==> 04-09: inputs <==
==> flow/design.v (excerpt) <==
module aoc_day2 (
    input         clock,
    input         reset,
    input  [63:0] data_value,
    input         data_valid,
    output        data_ready,
    output        result_valid,
    output [63:0] result_value
);
clock: 3.22 ns
lec_check: 0
cap_margin: 20
core_margin: 2
core_utilization: 68
cts_cluster_diameter: 355
cts_cluster_size: 41
setup_slack_margin: 0.8
slew_margin: 20
run.sh (not shown) runs the stock make flow with config.mk's settings and CLKGATE_MAP_FILE=.
==> 06-02 (differences from 04-09) <==
- CORE_UTILIZATION: 68 -> 72
- CTS_CLUSTER_DIAMETER: 355 -> 62
- CTS_CLUSTER_SIZE: 41 -> unset
- PLACE_DENSITY: unset -> 0.66
- SETUP_SLACK_MARGIN: 0.8 -> unset
==> flow/constraint.sdc (replaced) <==
create_clock -name core_clock -period 4.78 [get_ports {clock}]
set_input_delay 0.9560 -clock core_clock [delete_from_list [all_inputs] [get_ports {clock}]]
set_output_delay 0.9560 -clock core_clock [all_outputs]
set_load 0.01 [all_outputs]
==> 02-10 (differences from 04-09) <==
- CORE_UTILIZATION: 68 -> 10
- CTS_CLUSTER_DIAMETER: 355 -> unset
- CTS_CLUSTER_SIZE: 41 -> unset
- SETUP_SLACK_MARGIN: 0.8 -> unset
==> flow/constraint.sdc (replaced) <==
create_clock -name core_clock -period 5.62 [get_ports {clock}]
set_input_delay 1.1240 -clock core_clock [delete_from_list [all_inputs] [get_ports {clock}]]
set_output_delay 1.1240 -clock core_clock [all_outputs]
set_load 0.01 [all_outputs]
==> 10-01 (differences from 04-09) <==
- CORE_UTILIZATION: 68 -> 58
- CTS_CLUSTER_DIAMETER: 355 -> unset
- CTS_CLUSTER_SIZE: 41 -> 30
- MIN_ROUTING_LAYER: unset -> met1
- PLACE_DENSITY: unset -> 0.64
- SETUP_SLACK_MARGIN: 0.8 -> unset
- SLEW_MARGIN: 20 -> 30
- TNS_END_PERCENT: unset -> 95
==> flow/constraint.sdc (replaced) <==
create_clock -name core_clock -period 2.96 [get_ports {clock}]
set_input_delay 0.5920 -clock core_clock [delete_from_list [all_inputs] [get_ports {clock}]]
set_output_delay 0.5920 -clock core_clock [all_outputs]
set_load 0.01 [all_outputs]
==> comparison table <==
quantity                                                      06-02                       10-01           04-09                02-10
Uppermost layer routed                                         met4                        met4               -                 met4
Crit Reg-Reg Startpoint                        aoc.range_counter[9]                  aoc._32[3]               -      aoc.bcd._120[4]
DP Area                                                0.0250 sq mm                0.0274 sq mm    0.0261 sq mm         0.0284 sq mm
Final hold violation count                                        0                           0               -                    0
Flop count                                                      397                         397               -                  397
Required time of the worst setup path                       5.28 ns                     3.46 ns               -              6.09 ns
Crit path depth                                                  10                          14               -                   10
Register Area                                         0.00795 sq mm               0.00799 sq mm               -        0.00795 sq mm
Logic gate share of total power                               47.3%                       55.4%               -                47.7%
Worst setup slack before clock tree synthesis               1.12 ns                   -0.322 ns       0.0636 ns              1.55 ns
Cts bufs inserted                                                45                          46              13                   42
Reg2reg setup slack                                         0.98 ns                    -0.12 ns               -              1.73 ns
CTS resizes                                                       0                          67             607                    0
Logic area                                             0.0148 sq mm                0.0158 sq mm               -         0.0148 sq mm
Status                                               finished clean  complete, but fails checks  did not finish       finished clean
Last stage reached                                                -                           -  global routing                    -
Layout check failures                                             -                setup timing               -                    -
Routed length on met2                                      30900 um                    34100 um               -             38600 um
Post-CTS setup buffer count                                       0                           8             125                    0
Sw power                                                    6.59 mW                     11.8 mW               -              5.80 mW
Total number of placement rows                                   66                          74              68                  179
Data buffer area share                                        4.62%                       12.7%               -                4.05%
Sequential portion of the cell area                           30.0%                       26.3%               -                26.5%
Core utilization of the finished layout                       81.3%                       74.7%               -                12.6%
Pwr top                                         combinational logic         combinational logic               -  combinational logic

---

==> sierra: inputs <==
Starting RTL as in the previous note.
make LEC_CHECK=0 ABC_AREA=0 CAP_MARGIN=10 CELL_PAD_IN_SITES_DETAIL_PLACEMENT=2 CELL_PAD_IN_SITES_GLOBAL_PLACEMENT=1 CORE_ASPECT_RATIO=1.34 CORE_MARGIN=10 CORE_UTILIZATION=58 CTS_CLUSTER_DIAMETER=309 CTS_CLUSTER_SIZE=93 GPL_ROUTABILITY_DRIVEN=0 GPL_TIMING_DRIVEN=1 HOLD_SLACK_MARGIN=0.28 MAX_ROUTING_LAYER=met5 MIN_ROUTING_LAYER=met1 PLACE_DENSITY=0.37 SLEW_MARGIN=30 TNS_END_PERCENT=95 finish   # period 5.85 ns
==> inputs of onyx, as changes to sierra <==
- ABC_AREA: 0 -> default
- CAP_MARGIN: 10 -> 20
- CELL_PAD_IN_SITES_DETAIL_PLACEMENT: 2 -> default
- CELL_PAD_IN_SITES_GLOBAL_PLACEMENT: 1 -> default
- CORE_ASPECT_RATIO: 1.34 -> default
- CORE_MARGIN: 10 -> 2
- CORE_UTILIZATION: 58 -> 72
- CTS_CLUSTER_DIAMETER: 309 -> 50
- CTS_CLUSTER_SIZE: 93 -> 30
- GPL_ROUTABILITY_DRIVEN: 0 -> default
- GPL_TIMING_DRIVEN: 1 -> default
- HOLD_SLACK_MARGIN: 0.28 -> default
- MAX_ROUTING_LAYER: met5 -> default
- PLACE_DENSITY: 0.37 -> 0.66
==> flow/constraint.sdc (replaced) <==
create_clock -name core_clock -period 3.01 [get_ports {clock}]
set_input_delay 0.6020 -clock core_clock [delete_from_list [all_inputs] [get_ports {clock}]]
set_output_delay 0.6020 -clock core_clock [all_outputs]
set_load 0.01 [all_outputs]
==> inputs of delta, as changes to sierra <==
- ABC_AREA: 0 -> default
- CAP_MARGIN: 10 -> 20
- CELL_PAD_IN_SITES_DETAIL_PLACEMENT: 2 -> default
- CELL_PAD_IN_SITES_GLOBAL_PLACEMENT: 1 -> default
- CORE_ASPECT_RATIO: 1.34 -> default
- CORE_MARGIN: 10 -> 2
- CORE_UTILIZATION: 58 -> 68
- CTS_CLUSTER_DIAMETER: 309 -> default
- CTS_CLUSTER_SIZE: 93 -> 41
- GPL_ROUTABILITY_DRIVEN: 0 -> default
- GPL_TIMING_DRIVEN: 1 -> default
- HOLD_SLACK_MARGIN: 0.28 -> default
- MAX_ROUTING_LAYER: met5 -> default
- MIN_ROUTING_LAYER: met1 -> default
- PLACE_DENSITY: 0.37 -> default
- SLEW_MARGIN: 30 -> 20
- TNS_END_PERCENT: 95 -> default
==> flow/constraint.sdc (replaced) <==
create_clock -name core_clock -period 3.22 [get_ports {clock}]
set_input_delay 0.6440 -clock core_clock [delete_from_list [all_inputs] [get_ports {clock}]]
set_output_delay 0.6440 -clock core_clock [all_outputs]
set_load 0.01 [all_outputs]
==> impl_metrics.ini <==
; synthesis and place-and-route metrics
[drt]
wl_met1_um = 29610

[grt]
top_usage_layer = met2

[outcome]
status = finished with violations
check.faults = negative setup slack

[timing]
layout_setup_ws_ns = -0.4621
finalSetupViolations = 213

[yosys]
synth_nets = 3321

[floorplanning]
die-area_sq_mm = 0.03472
fp-utilization_pct = 73.37
die_w_um = 186.3
die_height_um = 186.3
Source of the figures above: onyx

==> impl_metrics.ini <==
; generated from flow reports
[outcome]
status = stopped before the end
stop_stage = detailed placement (3_5_place_dp)
first-error = [ERROR DPL-0033] detailed placement checks failed during check placement.

[floorplanning]
fp-utilization_pct = 58.38
placementRows = 86
die_height_um = 255.1
die_w_um = 195.5
die-area_sq_mm = 0.04988

[yosys]
synth_nets = 3321
postSynthSeqShare_pct = 33.21
aoi_share_pct = 22.08
mux_share_pct = 3.168
Source of the figures above: sierra

==> impl_metrics.ini <==
; synthesis and place-and-route metrics
[grt]
top_usage_layer = met2
grt_pass1_vias = 22410
met3_usage_pct = 6.066

[cells_and_area]
inv_count = 140

[placed_design]
gp_congestion = 0.9496

[floorplanning]
die_height_um = 191.6
die_w_um = 191.6

[outcome]
status = finished clean

[setup_path]
worstSetupPathType = reg2reg
regToRegSetupSlack_ns = 0.08
rr_endpoint = aoc.range[33]$_SDFFE_PP0P_

[yosys]
synth_nets = 3321
area_leaders = dfxtp_1, ha_1, a21oi_1
topCombFamilyByArea = simple AND/OR/NAND/NOR gates
synth-edff-count = 0

[drt]
wl_met1_um = 27050
Source of the figures above: delta

Power is estimated from default activity; no workload was simulated.
